== job 9961 ==
==> flow/design.v (excerpt) <==
module top (
    input clk,                   
    input mode,                  
    input song,                  
    input plus,                  
    input minus,                 
    input rst,                   
    input set,                   
    input refer,                 
    input player1,               
    input player2,               
    output reg [8:0] rope,       
    output reg [1:0] sel,        
    output reg [1:0] ledr,       
    output reg [1:0] ledg,       
    output reg [1:0] ledb,       
    output reg [3:0] ledop,      
    output reg [7:0] segdata1,   
    output reg [7:0] segdata0,   
    output reg [7:0] seg,        
    output reg [7:0] sel8,       
    output reg ledplayer1,       
    output reg ledplayer2,       
    output reg buzzer,           
    output reg round_indicator_1, 
    output reg round_indicator_2 
);
For scale: roughly 820 flip-flops, roughly 47000 um2 of cells after synthesis.
make LEC_CHECK=0 CAP_MARGIN=20 CORE_MARGIN=2 CORE_UTILIZATION=72 CTS_CLUSTER_DIAMETER=133 CTS_CLUSTER_SIZE=22 PLACE_DENSITY_LB_ADDON=0.2 SETUP_SLACK_MARGIN=1.23 SLEW_MARGIN=20 finish   # period 4.33 ns
run.sh (not shown) runs the stock make flow with config.mk's settings and CLKGATE_MAP_FILE=.
| job 9961 | all stages done | FAIL | setup timing |
For job 1262, these inputs were changed with respect to job 9961:
- CTS_CLUSTER_DIAMETER removed (was 133)
- CTS_CLUSTER_SIZE removed (was 22)
- SETUP_SLACK_MARGIN removed (was 1.23)
- PLACE_DENSITY_LB_ADDON removed (was 0.2)
- CORE_UTILIZATION changed from 72 to 40
- PLACE_DENSITY newly set to 0.6
- the clock period (ns, I/O delays scaled along) changed from 4.33 to 5.01
Of job 9961 and job 1262, none finishes clean.
Finished, but not clean: job 1262, with setup timing.
Delta (job 1262 minus job 9961): maximum achievable frequency rose 1.2%, layout net count went down 2.2%.
Re total number of vias: job 1262 is about 9% down on job 9961.
Of job 9961 and job 1262, the run reporting the lower combinational power share was job 1262.
[compare] base=job 9961 new=job 1262: layout overhead on the synthesized area went down 1.1 points, number of flip-flops and latches held, global-route usage over all layers went down 15 points, cell count went up 592.
The inputs of job 3574 differ from those of job 1262 as listed below.
- CTS_CLUSTER_DIAMETER newly set to 253
- CORE_UTILIZATION changed from 40 to 69
- the clock period (ns, I/O delays scaled along) changed from 5.01 to 5.66
### Flow results
Job 3574 ended with every stage complete and zero timing, DRC or antenna violations.
Against job 1262, job 3574 reports a peak ir drop on the vdd network that is higher.
As far as average cell area after synthesis goes, job 1262 and job 3574 are indistinguishable; the numbers are identical.
Compare job 3574 and job 1262 | final critical-path required period lower: job 1262
Taking job 1262 as the reference, in job 3574 power consumed by combinational cells went down, combinational share of cell area went up, number of clock buffers inserted by TritonCTS went down, global routing usage summed across all routing layers went up.
The number of placement rows reported for job 3574 is smaller than that of job 1262 by about 24%.
Between job 3574 and job 1262, the clock power share is higher for job 1262.
The following lists how job 307 was set up differently from job 3574:
- an added SETUP_SLACK_MARGIN of 0.8
- a deleted PLACE_DENSITY that had been 0.6
- a deleted CTS_CLUSTER_DIAMETER that had been 253
- an added CTS_CLUSTER_SIZE of 36
- a change of CORE_UTILIZATION from 69 to 72
- a change of the clock period (ns, I/O delays scaled along) from 5.66 to 5.09
Results
Finished, but not clean: job 307, with setup timing.
The area added between synthesis and finish of job 307 exceeds that of job 3574 by 1.8 points.
Job 307 against job 3574: routed wire length +3.0%, sequential share of layout area saw a decrease, fmax climbed 0.00068 GHz.
Cmp job 307 and job 3574 / maximum number of pins on one net before global-route repair / higher: job 3574
Register area share after synthesis: job 307 vs job 3574 identical
[job 307 vs job 3574] fill cell instance count of the final layout: lower in job 307
diff inputs: job 307 => job 579
- clearing CTS_CLUSTER_SIZE, which used to be 36
- clearing SETUP_SLACK_MARGIN, which used to be 0.8
- swapping 72 for 58 in CORE_UTILIZATION
- swapping 5.09 for 5.43 in the clock period (ns, I/O delays scaled along)
Results
- Looking at the reports, job 579 completed the entire flow and the layout it produced met the timing, design-rule and antenna checks.
- As far as DRC violation count after routing goes, job 579 and job 307 are indistinguishable; the numbers are identical.
- Maximum achievable frequency: job 579 vs job 307, no meaningful difference
- Post-route cell area ends up lower on job 579.
- Job 579 ended with less worst ir drop on vdd than job 307.
- Delta (job 579 minus job 307): time the final worst path needs with I/O delays and setup decreased 0.012 ns, global-route usage decreased 7.4 points, die boundary height increased 11%.
- Comparing met2 track demand over resource for job 579 and job 307, the smaller number came from job 579.
- Taking job 307 as the reference point, the relative contribution of combinational cells to total power of job 579 falls by 0.4 points.
- When the final numbers for job 579 and job 307 were put side by side, the total setup violations reported at the end of the flow turned out to be greater in job 307.
Power is estimated from default activity; no workload was simulated.
